==> exp/indigo <==
==> flow/design.v <==
module and4(in1, in2, out);
	input [3:0] in1, in2;
	output[3:0] out;
	and a1(out[0], in1[0], in2[0]);
	and a2(out[1], in1[1], in2[1]);
	and a3(out[2], in1[2], in2[2]);
	and a4(out[3], in1[3], in2[3]);
endmodule
module and16(in1, in2, out);
	input [15:0] in1, in2;
	output[15:0] out;
	and4 a11(.in1(in1[3:0]), .in2(in2[3:0]), .out(out[3:0]));
	and4 a12(.in1(in1[7:4]), .in2(in2[7:4]), .out(out[7:4]));
	and4 a13(.in1(in1[11:8]), .in2(in2[11:8]), .out(out[11:8]));
	and4 a14(.in1(in1[15:12]), .in2(in2[15:12]), .out(out[15:12]));
endmodule
module or4(in1, in2, out);
	input [3:0] in1, in2;
	output[3:0] out;
	or a1(out[0], in1[0], in2[0]);
	or a2(out[1], in1[1], in2[1]);
	or a3(out[2], in1[2], in2[2]);
	or a4(out[3], in1[3], in2[3]);
endmodule
module or16(in1, in2, out);
	input [15:0] in1, in2;
	output[15:0] out;
	or4 a11(.in1(in1[3:0]), .in2(in2[3:0]), .out(out[3:0]));
	or4 a12(.in1(in1[7:4]), .in2(in2[7:4]), .out(out[7:4]));
	or4 a13(.in1(in1[11:8]), .in2(in2[11:8]), .out(out[11:8]));
	or4 a14(.in1(in1[15:12]), .in2(in2[15:12]), .out(out[15:12]));
endmodule
module complent(in, go, CK, reset, out, busy, fin);
	input  [15:0] in;
	input  go;
	input  CK, reset;
	output reg [15:0] out;
	output reg busy;
	output reg fin;
	reg [15:0] m;
	reg [15:0] o, mm, c;
	always@(posedge CK) begin
		if(reset) begin
			busy <= 1'b0;
			fin  <= 1'b0;
		end
		else begin
			fin <= 1'b0;
			if(busy == 1'b0) begin
				if(go) begin
					o  = 16'hffff ^ in;
					mm = 16'h0001;
					c  = o & mm;
					o  = o ^ mm;
					mm = c << 1;
					out  <= o;
					m    <= mm;
					busy <= 1'b1;
				end
			end
			else if(m == 16'h0000) begin
				busy <= 1'b0;
				fin  <= 1'b1;
			end
			else begin
				out <= out ^ m;
				m   <= (out & m) << 1;
			end
		end
	end
endmodule
module adder(in1, in2, go, CK, reset, out, busy, fin);
	input [15:0] in1, in2;
	input go;
	input CK, reset;
	output reg [15:0] out;
	output reg busy;
	output reg fin;
	reg [15:0] cc;
	reg [15:0] o, c, m;
	always@(posedge CK) begin
		if(reset) begin
			busy <= 1'b0;
			fin  <= 1'b0;
		end
		else begin
			fin <= 1'b0;
			if(busy == 1'b0) begin
				if(go) begin
					o = in1 ^ in2;
					c = in1 & in2;
					c = c << 1;
					if(c == 16'h0000) begin
						busy <= 1'b0;
						fin  <= 1'b1;
					end
					else begin
						m = o & c;
						o = o ^ c;
						c = m << 1;
						busy <= 1'b1;
					end
					out <= o;
					cc  <= c;
				end
			end
			else if(cc == 16'h0000) begin
				busy <= 1'b0;
				fin  <= 1'b1;
			end
			else begin
				out <= out ^ cc;
				cc  <= (out & cc) << 1;
			end
		end
	end
endmodule
module muler(in1, in2, go, CK, reset, out, busy, fin);
	input		[15:0] in1, in2;
	input		go;
	input  		CK, reset;
	output reg	[15:0] out;
	output reg  busy;
	output reg  fin;
	reg[15:0] m1, m2;
	reg[15:0] a1, a2, o;
	always @(posedge CK) begin
		if(reset) begin
			busy <= 1'b0;
			fin  <= 1'b0;
		end
		else begin
			fin <= 1'b0;
			if(busy == 1'b0 && go == 1'b0) begin
			end
			else begin
				if(busy == 1'b0) begin
					a1 = in1;
					a2 = in2;
					o  = 16'h0000;
				end
				else begin
					a1 = m1;
					a2 = m2;
					o  = out;
				end
				if(a2[0] == 1'b1)
					o = o + a1;
				a1 = a1 << 1;
				a2 = a2 >> 1;
				m1  <= a1;
				m2  <= a2;
				out <= o;
				if(a2 == 16'h0000) begin
					busy <= 1'b0;
					fin  <= 1'b1;
				end
				else
					busy <= 1'b1;
			end
		end
	end
endmodule
module diver(in1, in2, go, CK, reset, reminder, quotient, busy, fin);
	input [15:0] in1, in2;
	input go;
	input CK, reset;
	output reg [15:0] reminder, quotient;
	output reg busy;
	output reg fin;
	reg [31:0] m1, m2;
	reg [15:0] divisor;
	reg [4:0]  cnt;
	reg [31:0] t1, t2;
	reg [15:0] d;
	reg [4:0]  n;
	always @(posedge CK) begin
		if(reset) begin
			busy <= 1'b0;
			fin  <= 1'b0;
		end
		else begin
			fin <= 1'b0;
			if(busy == 1'b0 && go == 1'b0) begin
			end
			else begin
				if(busy == 1'b0) begin
					t1 = {16'h0000, in1};
					t2 = {in2, 16'h0000};
					d  = in2;
					n  = 5'b00000;
				end
				else begin
					t1 = m1;
					t2 = m2;
					d  = divisor;
					n  = cnt;
				end
				if(n < 5'b10001) begin
					if(t1[31:16] >= d)
						t1 = t1 - t2 + 1'b1;
					t1 = t1 << 1;
					n  = n + 1'b1;
					busy <= 1'b1;
				end
				else begin
					busy <= 1'b0;
					fin  <= 1'b1;
				end
				if(n == 5'b10000) begin
					if(t1[31:16] >= d)
						t1 = t1 - t2 + 1'b1;
					reminder <= t1[31:16];
					quotient <= t1[15:0];
				end
				m1      <= t1;
				m2      <= t2;
				divisor <= d;
				cnt     <= n;
			end
		end
	end
endmodule
module mux3to8(in, in1, in2, in3, in4, in5, in6, in7, select, out);
	input [15:0] in, in1, in2, in3, in4, in5, in6, in7;
	input [2:0]  select;
	output reg [15:0] out;
	always @(*) begin
		case(select)
			3'b000:out = in;
			3'b001:out = in1;
			3'b010:out = in2;
			3'b011:out = in3;
			3'b100:out = in4;
			3'b101:out = in5;
			3'b110:out = in6;
			3'b111:out = in7;
		endcase
	end
endmodule
module alu16(CK, reset, start, instruction, inputR1, inputR2, outputR, busy, done);
	input [15:0] inputR1, inputR2;
	input [2:0] instruction;
	input CK, reset, start;
	output[15:0] outputR;
	output busy;
	output done;
	reg  [2:0]  op;
	reg  [15:0] out5, out6;
	reg         finL;
	wire [3:0]  busyL;
	wire [3:0]  finU;
	wire        go;
	wire  [15:0] out, out1, out2, out3, out4, and_o, or_o;
	assign go = start & ~busy;
	adder add(
		.in1(inputR1),
		.in2(inputR2),
		.go(go & (instruction == 3'b000)),
		.CK(CK),
		.reset(reset),
		.out(out),
		.busy(busyL[0]),
		.fin(finU[0])
	);
	complent com(
		.in(inputR1),
		.go(go & (instruction == 3'b001)),
		.CK(CK),
		.reset(reset),
		.out(out1),
		.busy(busyL[1]),
		.fin(finU[1])
	);
	muler mul(
		.in1(inputR1),
		.in2(inputR2),
		.go(go & (instruction == 3'b010)),
		.CK(CK),
		.reset(reset),
		.out(out2),
		.busy(busyL[2]),
		.fin(finU[2])
	);
	diver div(
		.in1(inputR1),
		.in2(inputR2),
		.go(go & ((instruction == 3'b011) | (instruction == 3'b100))),
		.CK(CK),
		.reset(reset),
		.reminder(out3),
		.quotient(out4),
		.busy(busyL[3]),
		.fin(finU[3])
	);
	and16 and1(inputR1, inputR2, and_o);
	or16 or1(inputR1, inputR2, or_o);
	mux3to8 outp(
		.in(out),
		.in1(out1),
		.in2(out2),
		.in3(out3),
		.in4(out4),
		.in5(out5),
		.in6(out6),
		.in7(16'h0000),
		.select(op),
		.out(outputR)
	);
	always @(posedge CK) begin
		if(reset) begin
			finL <= 1'b0;
		end
		else begin
			finL <= go & ((instruction == 3'b101) | (instruction == 3'b110) | (instruction == 3'b111));
			if(go) begin
				op   <= instruction;
				out5 <= and_o;
				out6 <= or_o;
			end
		end
	end
	assign busy = busyL[0] | busyL[1] | busyL[2] | busyL[3];
	assign done = finL | finU[0] | finU[1] | finU[2] | finU[3];
endmodule
==> flow/run.sh <==
#!/bin/bash
# the make line also repeats each setting of config.mk as NAME=value (left out here)
make -C /OpenROAD-flow-scripts/flow DESIGN_CONFIG=/design/flow/config.mk WORK_HOME=/design/flow/orfs CLKGATE_MAP_FILE= finish
==> flow/config.mk <==
export PLATFORM = sky130hd
export DESIGN_NAME = alu16
export DESIGN_NICKNAME = alu16
export VERILOG_FILES = /design/flow/design.v
export SDC_FILE = /design/flow/constraint.sdc
export NUM_CORES = 4
export LEC_CHECK = 0
export CAP_MARGIN = 30
export CELL_PAD_IN_SITES_GLOBAL_PLACEMENT = 3
export CORE_MARGIN = 2
export CORE_UTILIZATION = 50
export CTS_CLUSTER_DIAMETER = 264
export MAX_ROUTING_LAYER = met4
export SETUP_SLACK_MARGIN = -0.29
export SLEW_MARGIN = 30
==> flow/constraint.sdc <==
create_clock -name core_clock -period 5.05 [get_ports {CK}]
set_input_delay 1.0100 -clock core_clock [delete_from_list [all_inputs] [get_ports {CK}]]
set_output_delay 1.0100 -clock core_clock [all_outputs]
set_load 0.01 [all_outputs]
==> inputs of exp/maple, as changes to exp/indigo <==
Settings changed: ABC_AREA set to 1, CAP_MARGIN 30 to 20, CELL_PAD_IN_SITES_GLOBAL_PLACEMENT 3 to not set, CORE_UTILIZATION 50 to 64, CTS_CLUSTER_DIAMETER 264 to 400, CTS_CLUSTER_SIZE set to 98, MAX_ROUTING_LAYER met4 to not set, PLACE_DENSITY set to 0.35, SETUP_SLACK_MARGIN -0.29 to not set, SLEW_MARGIN 30 to 20.
==> flow/constraint.sdc (replaced) <==
create_clock -name core_clock -period 4.26 [get_ports {CK}]
set_input_delay 0.8520 -clock core_clock [delete_from_list [all_inputs] [get_ports {CK}]]
set_output_delay 0.8520 -clock core_clock [all_outputs]
set_load 0.01 [all_outputs]
==> inputs of exp/zinc, as changes to exp/indigo <==
Settings changed: CAP_MARGIN 30 to 20, CELL_PAD_IN_SITES_GLOBAL_PLACEMENT 3 to not set, CORE_UTILIZATION 50 to 65, CTS_CLUSTER_DIAMETER 264 to not set, MAX_ROUTING_LAYER met4 to not set, SETUP_SLACK_MARGIN -0.29 to not set.
==> flow/constraint.sdc (replaced) <==
create_clock -name core_clock -period 6.24 [get_ports {CK}]
set_input_delay 1.2480 -clock core_clock [delete_from_list [all_inputs] [get_ports {CK}]]
set_output_delay 1.2480 -clock core_clock [all_outputs]
set_load 0.01 [all_outputs]
==> results <==
Area after synthesis: exp/zinc is lower than exp/maple (about 6%). exp/zinc ran to the end with violations: negative setup slack. exp/maple did not get past global routing. exp/indigo failed in global placement without I/O. In synthesized cell count, exp/indigo and exp/zinc do not differ. Of exp/maple and exp/indigo, exp/indigo has the higher die area (gap about 16%, measured against exp/indigo).
==> figures <==
quantity                                                              exp/indigo                    exp/zinc       exp/maple
Post-CTS Setup Bufs                                                            -                          44              85
Cells after DPL                                                                -                        2598            3396
Share of the synthesized area in the top cell type                         41.0%                       41.0%           38.5%
Effective utilization at floorplan                                         50.7%                       66.1%           64.6%
Placeable core area                                                  0.0376 mm^2                 0.0288 mm^2     0.0314 mm^2
Average cell area after synthesis                                      10.0 um^2                   10.0 um^2       7.92 um^2
DP HPWL                                                                        -                    45200 um        56900 um
Number of cells in the yosys synthesis report                               1895                        1895            2561
Outcome                                                           did not finish  complete, but fails checks  did not finish
Last stage reached                                  global placement without I/O                           -  global routing
Layout check failures                                                          -        negative setup slack               -
Horizontal extent of the die                                              199 um                      175 um          182 um
TritonCTS Buffers                                                              -                          30               6
Total number of H-tree levels                                                  -                           1               1

==> run a <==
// alu16: RTL as listed in full above, without the edits since
Settings: LEC_CHECK=0, CAP_MARGIN=20, CELL_PAD_IN_SITES_DETAIL_PLACEMENT=0, CELL_PAD_IN_SITES_GLOBAL_PLACEMENT=1, CORE_MARGIN=5, CORE_UTILIZATION=58, CTS_CLUSTER_SIZE=56, GPL_ROUTABILITY_DRIVEN=0, HOLD_SLACK_MARGIN=0.26, MIN_ROUTING_LAYER=met2, PLACE_DENSITY_LB_ADDON=0.19, SLEW_MARGIN=5, TNS_END_PERCENT=40; clock period 11.1 ns.
run.sh (not shown) runs the stock make flow with config.mk's settings and CLKGATE_MAP_FILE=.
==> run b (differences from run a) <==
Settings changed: CELL_PAD_IN_SITES_DETAIL_PLACEMENT 0 to not set, CORE_MARGIN 5 to 2, CORE_UTILIZATION 58 to 40, CTS_CLUSTER_SIZE 56 to not set, GPL_ROUTABILITY_DRIVEN 0 to not set, HOLD_SLACK_MARGIN 0.26 to not set, MAX_ROUTING_LAYER set to met4, PLACE_DENSITY_LB_ADDON 0.19 to not set, SETUP_SLACK_MARGIN set to -0.5, SLEW_MARGIN 5 to 40, TNS_END_PERCENT 40 to 60.
==> flow/constraint.sdc (replaced) <==
create_clock -name core_clock -period 7.5 [get_ports {CK}]
set_input_delay 1.5000 -clock core_clock [delete_from_list [all_inputs] [get_ports {CK}]]
set_output_delay 1.5000 -clock core_clock [all_outputs]
set_load 0.01 [all_outputs]
==> run c (differences from run a) <==
Settings changed: CELL_PAD_IN_SITES_DETAIL_PLACEMENT 0 to not set, CELL_PAD_IN_SITES_GLOBAL_PLACEMENT 1 to not set, CORE_MARGIN 5 to 2, CORE_UTILIZATION 58 to 72, CTS_CLUSTER_DIAMETER set to 191, CTS_CLUSTER_SIZE 56 to 97, GPL_ROUTABILITY_DRIVEN 0 to not set, HOLD_SLACK_MARGIN 0.26 to not set, MIN_ROUTING_LAYER met2 to not set, PLACE_DENSITY_LB_ADDON 0.19 to not set, SLEW_MARGIN 5 to 20, TNS_END_PERCENT 40 to not set.
==> flow/constraint.sdc (replaced) <==
create_clock -name core_clock -period 5.5 [get_ports {CK}]
set_input_delay 1.1000 -clock core_clock [delete_from_list [all_inputs] [get_ports {CK}]]
set_output_delay 1.1000 -clock core_clock [all_outputs]
set_load 0.01 [all_outputs]
==> results <==
Setup slack: run b is worse than run a (1.5 ns). Of run b and run a, run b has the higher total power (gap 56%, measured against run a). In critical path depth, run b and run a do not differ. Between run a and run b, the lower clock power is in run a (gap 32%, measured against run b). Run c died in global routing on GRT-0116. Run b ran to the end with violations: setup timing. Run a went through all stages and came out clean. First-iteration DRC count: run a is larger than run b (about 24%).
==> figures <==
                                                         run a                      run c            run b
Layout buffer count excluding clock buffers                 77                          -              357
Tool Warnings                                               43                          -               43
Comb_multi_in                                             1388                          -             1388
Proportion of cell area spent on the clock network     0.05258                          -          0.04582
Sequential cell count                                      269                          -              269
Utilization after layout                                0.6526                          -           0.5034
Logic area                                          10160 um^2                          -       10200 um^2
DRC Markers                                                  0                          -                0
Number of stages on the worst setup path                    26                          -               26
Result of the run                     timing/DRC/antenna clean  aborted with a tool error  failed layout checks
Stage where the flow stopped                                 -             global routing                -
Layout check failures                                        -                          -     setup timing
Vias/cell                                                8.414                          -            7.568

==> job 5778: inputs <==
RTL: the design.v shown in full above, as it stands there.
==> flow/config.mk <==
export PLATFORM = sky130hd
export DESIGN_NAME = alu16
export DESIGN_NICKNAME = alu16
export VERILOG_FILES = /design/flow/design.v
export SDC_FILE = /design/flow/constraint.sdc
export NUM_CORES = 4
export LEC_CHECK = 0
export ABC_AREA = 1
export CAP_MARGIN = 20
export CELL_PAD_IN_SITES_DETAIL_PLACEMENT = 0
export CELL_PAD_IN_SITES_GLOBAL_PLACEMENT = 0
export CORE_MARGIN = 2
export CORE_UTILIZATION = 72
export CTS_CLUSTER_SIZE = 15
export GPL_ROUTABILITY_DRIVEN = 1
export MIN_ROUTING_LAYER = met1
export PLACE_DENSITY_LB_ADDON = 0.21
export SLEW_MARGIN = 30
==> flow/constraint.sdc <==
create_clock -name core_clock -period 5.48 [get_ports {CK}]
set_input_delay 1.0960 -clock core_clock [delete_from_list [all_inputs] [get_ports {CK}]]
set_output_delay 1.0960 -clock core_clock [all_outputs]
set_load 0.01 [all_outputs]
==> job 208: changes against job 5778 <==
CELL_PAD_IN_SITES_DETAIL_PLACEMENT = not set   (was 0)
CELL_PAD_IN_SITES_GLOBAL_PLACEMENT = not set   (was 0)
CORE_ASPECT_RATIO = 0.5   (was not set)
CTS_CLUSTER_DIAMETER = 232   (was not set)
CTS_CLUSTER_SIZE = 95   (was 15)
GPL_ROUTABILITY_DRIVEN = not set   (was 1)
MIN_ROUTING_LAYER = not set   (was met1)
PLACE_DENSITY = 0.36   (was not set)
PLACE_DENSITY_LB_ADDON = not set   (was 0.21)
SLEW_MARGIN = 20   (was 30)
==> flow/constraint.sdc (replaced) <==
create_clock -name core_clock -period 3.01 [get_ports {CK}]
set_input_delay 0.6020 -clock core_clock [delete_from_list [all_inputs] [get_ports {CK}]]
set_output_delay 0.6020 -clock core_clock [all_outputs]
set_load 0.01 [all_outputs]
==> job 3677: changes against job 5778 <==
CELL_PAD_IN_SITES_DETAIL_PLACEMENT = not set   (was 0)
CELL_PAD_IN_SITES_GLOBAL_PLACEMENT = not set   (was 0)
CORE_UTILIZATION = 64   (was 72)
CTS_CLUSTER_DIAMETER = 400   (was not set)
CTS_CLUSTER_SIZE = 98   (was 15)
GPL_ROUTABILITY_DRIVEN = not set   (was 1)
MIN_ROUTING_LAYER = not set   (was met1)
PLACE_DENSITY = 0.35   (was not set)
PLACE_DENSITY_LB_ADDON = not set   (was 0.21)
SLEW_MARGIN = 20   (was 30)
==> flow/constraint.sdc (replaced) <==
create_clock -name core_clock -period 4.09 [get_ports {CK}]
set_input_delay 0.8180 -clock core_clock [delete_from_list [all_inputs] [get_ports {CK}]]
set_output_delay 0.8180 -clock core_clock [all_outputs]
set_load 0.01 [all_outputs]
==> comparison table <==
|  | job 208 | job 3677 | job 5778 |
|---|---|---|---|
| Vertical extent of the die | 123 µm | 182 µm | 172 µm |
| Clk buf depth | - | 3 | 3 |
| Result of the run | stopped before the end | stopped before the end | stopped before the end |
| Failing step | clock tree synthesis | global routing | global routing |
| CORE AREA | 0.0277 mm² | 0.0314 mm² | 0.0278 mm² |
| Weighted congestion reported at the end of routability-driven placement | 1.14 | 1.07 | 1.06 |
| Effective utilization at floorplan | 0.732 | 0.646 | 0.730 |
| Dpl cells | 3447 | 3375 | 3282 |
| Number of CTS-inserted buffers | - | 6 | 29 |
| Top cell type by total area after synthesis | edfxtp_1 | edfxtp_1 | edfxtp_1 |
| Hold-fix buffers, CTS | - | 0 | 0 |
| Dpl cell area | 0.0256 mm² | 0.0248 mm² | 0.0238 mm² |
| H-tree Lvls | - | 1 | 1 |
| Largest type area fraction | 0.385 | 0.385 | 0.385 |
| Unique cell types | 53 | 53 | 53 |
| Most used DFF post-synth | edfxtp_1 | edfxtp_1 | edfxtp_1 |
| Root Buffer Master | - | clkbuf_16 | clkbuf_16 |
| Post-DP HPWL | 63.7 mm | 55.5 mm | 53.9 mm |
| TritonCTS sink count | - | 269 | 269 |
| Setup Slack @ Placement | -2940 ps | -2030 ps | -880 ps |
| Number of instances resized during post-cts repair | - | 338 | 88 |
| Horizontal die dimension | 241 µm | 182 µm | 172 µm |
| Row count | 43 | 65 | 61 |
| Setup bufs post-CTS | - | 60 | 3 |
| Overall chip area | 0.0296 mm² | 0.0331 mm² | 0.0295 mm² |
| Register bit total from synthesis | 269 | 269 | 269 |
Power and IR drop assume default switching activity.
